==> try-lagoon <==
==> flow/design.v <==
`timescale 1ns/1ps
module fir(
	input			clk_100k,
	input			rst_n,
	input 	signed [8:0]	samp_in,
	output 	signed [8:0]	fir_out	
);
wire	signed [15:0]	b[0:20];
reg	signed [8:0]	samp[0:20]; 
wire signed [24:0]	mult[0:20];
wire signed [33:0]	sum;
assign b[0] = 16'h0312;
assign b[1] = 16'h03F8;
assign b[2] = 16'h0694;
assign b[3] = 16'h0AAD;
assign b[4] = 16'h0FE6;
assign b[5] = 16'h15BC;
assign b[6] = 16'h1B9F;
assign b[7] = 16'h20F9;
assign b[8] = 16'h2539;
assign b[9] = 16'h27F6;
assign b[10] = 16'h28E9;
assign b[11] = 16'h27F6;
assign b[12] = 16'h2539;
assign b[13] = 16'h20F9;
assign b[14] = 16'h1B9F;
assign b[15] = 16'h15BC;
assign b[16] = 16'h0FE6;
assign b[17] = 16'h0AAD;
assign b[18] = 16'h0694;
assign b[19] = 16'h03F8;
assign b[20] = 16'h0312;
integer i;
always @(posedge clk_100k or negedge rst_n) begin
	if(!rst_n) begin
		for(i=20;i>=0;i=i-1)begin
			samp[i] <= 0;
		end
	end
	else begin  
		for(i=20;i>0;i=i-1)begin
			samp[i] <= samp[i-1];
		end
		samp[0] <= samp_in;
	end
end
genvar j;
for(j=0;j<=20;j=j+1)begin
	assign mult[j] = $signed(samp[j])*$signed(b[j]);
end
assign sum = mult[0]+mult[1]+mult[2]+mult[3]+mult[4]+mult[5]+mult[6]+mult[7]+mult[8]+mult[9]+mult[10]+mult[11]+mult[12]+mult[13]+mult[14]+mult[15]+mult[16]+mult[17]+mult[18]+mult[19]+mult[20];
assign fir_out = sum[24:16];
endmodule
==> flow/run.sh <==
#!/bin/bash
# the make line also repeats each setting of config.mk as NAME=value (left out here)
make -C /OpenROAD-flow-scripts/flow DESIGN_CONFIG=/design/flow/config.mk WORK_HOME=/design/flow/orfs CLKGATE_MAP_FILE= finish
==> flow/config.mk <==
export PLATFORM = sky130hd
export DESIGN_NAME = fir
export DESIGN_NICKNAME = fir
export VERILOG_FILES = /design/flow/design.v
export SDC_FILE = /design/flow/constraint.sdc
export NUM_CORES = 4
export LEC_CHECK = 0
export ABC_AREA = 1
export CAP_MARGIN = 20
export CELL_PAD_IN_SITES_GLOBAL_PLACEMENT = 0
export CORE_ASPECT_RATIO = 0.83
export CORE_MARGIN = 2
export CORE_UTILIZATION = 72
export CTS_CLUSTER_DIAMETER = 217
export CTS_CLUSTER_SIZE = 14
export GPL_ROUTABILITY_DRIVEN = 1
export MAX_ROUTING_LAYER = met4
export MIN_ROUTING_LAYER = met1
export PLACE_DENSITY_LB_ADDON = 0.21
export SETUP_SLACK_MARGIN = -0.46
export SLEW_MARGIN = 20
==> flow/constraint.sdc <==
create_clock -name core_clock -period 9.17 [get_ports {clk_100k}]
set_input_delay 1.8340 -clock core_clock [delete_from_list [all_inputs] [get_ports {clk_100k}]]
set_output_delay 1.8340 -clock core_clock [all_outputs]
set_load 0.01 [all_outputs]
==> inputs of try-fjord, as changes to try-lagoon <==
ABC_AREA = default   (was 1)
CELL_PAD_IN_SITES_GLOBAL_PLACEMENT = default   (was 0)
CORE_ASPECT_RATIO = default   (was 0.83)
CORE_UTILIZATION = 43   (was 72)
CTS_CLUSTER_DIAMETER = default   (was 217)
CTS_CLUSTER_SIZE = default   (was 14)
GPL_ROUTABILITY_DRIVEN = default   (was 1)
MAX_ROUTING_LAYER = default   (was met4)
MIN_ROUTING_LAYER = default   (was met1)
PLACE_DENSITY_LB_ADDON = default   (was 0.21)
SETUP_SLACK_MARGIN = default   (was -0.46)
==> flow/constraint.sdc (replaced) <==
create_clock -name core_clock -period 15.8 [get_ports {clk_100k}]
set_input_delay 3.1600 -clock core_clock [delete_from_list [all_inputs] [get_ports {clk_100k}]]
set_output_delay 3.1600 -clock core_clock [all_outputs]
set_load 0.01 [all_outputs]
==> comparison <==
- Between try-lagoon and try-fjord, the lower final area is in try-fjord (gap 15%, measured against try-fjord).
- Synthesized area: try-lagoon is larger than try-fjord (1.8%).
- In try-lagoon the setup slack is worse than in try-fjord, by 5.1 ns.
- Of try-fjord and try-lagoon, try-lagoon has the higher non-clock buffer count (gap 937).
- In sequential cell count, try-lagoon and try-fjord do not differ.
- try-fjord ran to the end with no violations. try-lagoon ran to the end with violations: setup timing.
- Against try-fjord, the sequential share of layout area of try-lagoon is lower by 1.1 points.
==> figures <==
Signal buffers share of area: try-fjord 1.36%; try-lagoon 12.0%
Number of endpoints failing setup at the final stage: try-fjord 0; try-lagoon 9
Overall die area: try-fjord 128000 µm²; try-lagoon 78000 µm²
Placed Cells incl. Taps: try-fjord 6674; try-lagoon 7372
Global-route wire length before repair: try-fjord 215000 µm; try-lagoon 281000 µm
Number of DRC markers in iteration 0: try-fjord 1636; try-lagoon 4921
Multi-input gate area in the final layout: try-fjord 43600 µm²; try-lagoon 45000 µm²
Yosys cell count: try-fjord 4978; try-lagoon 5389
Result of the run: try-fjord complete, no violations; try-lagoon finished with violations
Violated checks: try-fjord -; try-lagoon setup timing
Non-clock inverters: try-fjord 1579; try-lagoon 1752
Multi-input gate share of the layout cell area: try-fjord 75.5%; try-lagoon 68.0%
Fraction of met3 tracks used by global routing: try-fjord 3.68%; try-lagoon 19.4%
Final standard cell count with taps included and fillers excluded: try-fjord 6741; try-lagoon 7475
Clk latency late pin: try-fjord 0.54 ns; try-lagoon 0.58 ns

==> ember <==
Starts from the design.v that is shown in full above.
export LEC_CHECK = 0
export ABC_AREA = 1
export CAP_MARGIN = 20
export CORE_MARGIN = 2
export CORE_UTILIZATION = 72
export CTS_CLUSTER_DIAMETER = 178
export CTS_CLUSTER_SIZE = 98
export SLEW_MARGIN = 20
export TNS_END_PERCENT = 5
create_clock -name core_clock -period 9.16 [get_ports {clk_100k}]
run.sh (not shown) runs the stock make flow with config.mk's settings and CLKGATE_MAP_FILE=.
==> indigo: changes against ember <==
CAP_MARGIN = 5   (was 20)
CORE_ASPECT_RATIO = 1.74   (was unset)
CTS_CLUSTER_DIAMETER = 223   (was 178)
CTS_CLUSTER_SIZE = 80   (was 98)
MAX_ROUTING_LAYER = met4   (was unset)
PLACE_DENSITY_LB_ADDON = 0.15   (was unset)
SETUP_SLACK_MARGIN = 2.63   (was unset)
TNS_END_PERCENT = 35   (was 5)
==> comparison table <==
| item | indigo | ember |
|---|---|---|
| Resized Gates After CTS | 145 | 181 |
| Total Die Area | 0.0781 mm^2 | 0.0780 mm^2 |
| Die Width | 213 um | 279 um |
| Post-placement cell count | 7418 | 7340 |
| Core area | 0.0754 mm^2 | 0.0747 mm^2 |
| Number of nets produced by synthesis | 7683 | 7683 |
| Routability congestion estimate | 1.10 | 1.03 |
| Yosys-reported design area after synthesis | 0.0546 mm^2 | 0.0546 mm^2 |
| Run status | did not finish | finished with violations |
| Stage where the flow stopped | 5_1_grt | - |
| Layout check failures | - | negative setup slack |
| Die Height | 367 um | 279 um |
| Cells after synthesis | 5389 | 5389 |
| Fraction of the yosys area taken by sequential cells | 8.67% | 8.67% |
| Placement Cell Area | 0.0639 mm^2 | 0.0635 mm^2 |
| Dpl ws | -4750 ps | -4740 ps |
| Fp_density | 72.4% | 73.1% |
| Netlist cell types | 51 | 51 |
| Detailed placement HPWL | 167000 um | 148000 um |
| Summed instance area of the synthesized netlist | 0.0546 mm^2 | 0.0546 mm^2 |
| Post-CTS Repair Setup Buffers | 9 | 17 |
| Floorplan row count | 133 | 100 |
| Adder-cell area share of the yosys netlist | 67.6% | 67.6% |
| Count of flip-flops with a built-in enable after synthesis | 0 | 0 |

==> inputs of trial 33 <==
RTL: the design.v shown in full above, as it stands there.
Settings: LEC_CHECK=0, CAP_MARGIN=0, CORE_MARGIN=5, CORE_UTILIZATION=65, CTS_CLUSTER_DIAMETER=248, CTS_CLUSTER_SIZE=99, HOLD_SLACK_MARGIN=0.24, PLACE_DENSITY=0.6, SETUP_SLACK_MARGIN=0.42, SLEW_MARGIN=20; clock period 16.0 ns.
==> trial 18 (differences from trial 33) <==
==> flow/config.mk (replaced) <==
export PLATFORM = sky130hd
export DESIGN_NAME = fir
export DESIGN_NICKNAME = fir
export VERILOG_FILES = /design/flow/design.v
export SDC_FILE = /design/flow/constraint.sdc
export NUM_CORES = 4
export LEC_CHECK = 0
export ABC_AREA = 1
export CAP_MARGIN = 15
export CORE_MARGIN = 2
export CORE_UTILIZATION = 72
export CTS_CLUSTER_DIAMETER = 226
export CTS_CLUSTER_SIZE = 74
export SETUP_SLACK_MARGIN = 2.7
export SLEW_MARGIN = 20
==> flow/constraint.sdc (replaced) <==
create_clock -name core_clock -period 9.29 [get_ports {clk_100k}]
set_input_delay 1.8580 -clock core_clock [delete_from_list [all_inputs] [get_ports {clk_100k}]]
set_output_delay 1.8580 -clock core_clock [all_outputs]
set_load 0.01 [all_outputs]
==> impl_metrics.toml <==
# implementation run metrics
[placed_design]
dp.cells = 7347

[sta]
setup_viol = 9
fin_ws_ns = -4.74

[yosys]
synth.distinct_cells = 51
ys_sh_adder_pct = 67.6

[status]
status = "failed layout checks"
so_faults = "setup timing"

[floorplanning]
dieArea_um2 = 78000
fp_util_pct = 73.1
(the above is from trial 18)
==> impl_metrics.toml <==
# implementation run metrics
[floorplanning]
fp_util_pct = 65.4
dieArea_um2 = 88400

[layout]
non_clock_buffer_area_share_pct = 1.46

[yosys]
ys_sh_adder_pct = 68.8
synthesis.area_um2 = 53600
synth.distinct_cells = 71

[grt]
grt_pass1_vias = 37000

[sta]
fin_ws_ns = 0.413
setup_viol = 0

[status]
status = "timing/DRC/antenna clean"

[placed_design]
dp.cells = 6093
(the above is from trial 33)

==> inputs of v12 <==
// fir: RTL as listed in full above, without the edits since
Settings: LEC_CHECK=0, ABC_AREA=1, CAP_MARGIN=20, CELL_PAD_IN_SITES_GLOBAL_PLACEMENT=1, CORE_ASPECT_RATIO=0.84, CORE_MARGIN=2, CORE_UTILIZATION=72, CTS_CLUSTER_DIAMETER=217, CTS_CLUSTER_SIZE=74, GPL_ROUTABILITY_DRIVEN=1, MAX_ROUTING_LAYER=met4, MIN_ROUTING_LAYER=met1, PLACE_DENSITY_LB_ADDON=0.21, SLEW_MARGIN=0; clock period 9.44 ns.
==> v15: changes against v12 <==
CELL_PAD_IN_SITES_GLOBAL_PLACEMENT = 0   (was 1)
CORE_ASPECT_RATIO = 1.47   (was 0.84)
CORE_UTILIZATION = 70   (was 72)
CTS_CLUSTER_DIAMETER = unset   (was 217)
CTS_CLUSTER_SIZE = 43   (was 74)
MAX_ROUTING_LAYER = unset   (was met4)
SETUP_SLACK_MARGIN = 3.86   (was unset)
SLEW_MARGIN = 20   (was 0)
==> flow/constraint.sdc (replaced) <==
create_clock -name core_clock -period 15.5 [get_ports {clk_100k}]
set_input_delay 3.1000 -clock core_clock [delete_from_list [all_inputs] [get_ports {clk_100k}]]
set_output_delay 3.1000 -clock core_clock [all_outputs]
set_load 0.01 [all_outputs]
==> v8: changes against v12 <==
ABC_AREA = unset   (was 1)
CORE_ASPECT_RATIO = 1.47   (was 0.84)
CORE_UTILIZATION = 68   (was 72)
CTS_CLUSTER_DIAMETER = 272   (was 217)
CTS_CLUSTER_SIZE = 99   (was 74)
MAX_ROUTING_LAYER = unset   (was met4)
PLACE_DENSITY_LB_ADDON = unset   (was 0.21)
SLEW_MARGIN = 20   (was 0)
==> flow/constraint.sdc (replaced) <==
create_clock -name core_clock -period 19.7 [get_ports {clk_100k}]
set_input_delay 3.9400 -clock core_clock [delete_from_list [all_inputs] [get_ports {clk_100k}]]
set_output_delay 3.9400 -clock core_clock [all_outputs]
set_load 0.01 [all_outputs]
==> summary of the runs <==
Of v12 and v15, v15 has the higher worst setup slack (gap 5.6 ns). First-iteration DRC count: v8 < v15 < v12. Cell count: v15 is smaller than v12 (12%). Of v12 and v8, v12 has the higher synthesized cell count (gap 8.3%, measured against v8). Clock skew, highest first: v12, v15, v8. v15 went through all stages and came out clean. v12 completed and failed the layout checks on negative setup slack. v8 went through all stages and came out clean.

==> inputs of 09-07 <==
RTL: the design.v shown in full above, as it stands there.
make LEC_CHECK=0 ABC_AREA=1 CAP_MARGIN=15 CORE_MARGIN=2 CORE_UTILIZATION=72 CTS_CLUSTER_DIAMETER=221 SETUP_SLACK_MARGIN=1.1 SLEW_MARGIN=20 finish   # period 13.4 ns
==> 03-09: changes against 09-07 <==
Settings changed: CAP_MARGIN 15 to 20, CTS_CLUSTER_DIAMETER 221 to unset, SETUP_SLACK_MARGIN 1.1 to unset.
==> flow/constraint.sdc (replaced) <==
create_clock -name core_clock -period 24.7 [get_ports {clk_100k}]
set_input_delay 4.9400 -clock core_clock [delete_from_list [all_inputs] [get_ports {clk_100k}]]
set_output_delay 4.9400 -clock core_clock [all_outputs]
set_load 0.01 [all_outputs]
==> 05-14: changes against 09-07 <==
Settings changed: ABC_AREA 1 to unset, CAP_MARGIN 15 to 20, CORE_UTILIZATION 72 to 40, CTS_CLUSTER_DIAMETER 221 to unset, SETUP_SLACK_MARGIN 1.1 to unset.
==> flow/constraint.sdc (replaced) <==
create_clock -name core_clock -period 15.8 [get_ports {clk_100k}]
set_input_delay 3.1600 -clock core_clock [delete_from_list [all_inputs] [get_ports {clk_100k}]]
set_output_delay 3.1600 -clock core_clock [all_outputs]
set_load 0.01 [all_outputs]
==> 12-05: changes against 09-07 <==
Settings changed: ABC_AREA 1 to unset, CAP_MARGIN 15 to 20, CORE_UTILIZATION 72 to 66, CTS_CLUSTER_DIAMETER 221 to unset, SETUP_SLACK_MARGIN 1.1 to 3.02.
==> flow/constraint.sdc (replaced) <==
create_clock -name core_clock -period 10.9 [get_ports {clk_100k}]
set_input_delay 2.1800 -clock core_clock [delete_from_list [all_inputs] [get_ports {clk_100k}]]
set_output_delay 2.1800 -clock core_clock [all_outputs]
set_load 0.01 [all_outputs]
==> job_summary.md <==
### Flow metrics

| Metric | Value |
|---|---|
| Grt met2 use | 0.611 |
| Met3 usage | 0.0696 |
| Tool warning count | 137 |
| Multi-In Gates | 3445 |
| Post-synth top cells | inv_1, ha_1, fa_1, nand2_1, a21oi_1 |
| Reg area | 4730 um^2 |
| Status | timing/DRC/antenna clean |
| Number of global-route vias before repair | 38.9k |
| Average size of a mapped cell | 10.1 um^2 |
| Crit path buf inv count | 10 |
| Initial DRC count | 2240 |
| Combinational share of cell area | 0.764 |
| Height of the die | 279 um |
| Setup crit end | fir_out[7] |
the above is filed under 03-09

==> job_summary.md <==
### Flow metrics

| Metric | Value |
|---|---|
| Post-synth top cells | inv_1, ha_1, fa_1, nand2_1, a21oi_1 |
| Met3 usage | 0.0878 |
| Final setup fails | 9 |
| Status | finished with violations |
| Number of global-route vias before repair | 45.1k |
| Multi-In Gates | 3445 |
| Layout violations | negative setup slack |
| Average size of a mapped cell | 10.1 um^2 |
| Height of the die | 279 um |
| Setup WS post-layout | -1.10 ns |
the above is filed under 09-07

==> job_summary.md <==
### Flow metrics

| Metric | Value |
|---|---|
| Crit path buf inv count | 10 |
| Synth top cell by count | inv_1 |
| Post-synth top cells | inv_1, ha_1, fa_1, dfrtp_1, a21oi_1 |
| Met3 usage | 0.0362 |
| Crit path from | samp[11][0]$_DFF_PN0_ |
| Combinational share of cell area | 0.752 |
| Multi-In Gates | 3204 |
| Initial DRC count | 1890 |
| Status | timing/DRC/antenna clean |
| Height of the die | 370 um |
| Reg area | 4750 um^2 |
| Grt met2 use | 0.351 |
| Setup crit end | fir_out[8] |
| Tool warning count | 133 |
the above is filed under 05-14

==> job_summary.md <==
### Flow metrics

| Metric | Value |
|---|---|
| Layout violations | negative setup slack |
| Setup WS post-layout | -3.57 ns |
| Final setup fails | 9 |
| Status | finished with violations |
| Reg area | 4740 um^2 |
| Setup crit end | fir_out[7] |
| Grt met2 use | 0.611 |
| Height of the die | 289 um |
| Post-synth top cells | inv_1, ha_1, fa_1, dfrtp_1, a21oi_1 |
| Tool warning count | 137 |
| Combinational share of cell area | 0.694 |
| Met3 usage | 0.0843 |
the above is filed under 12-05

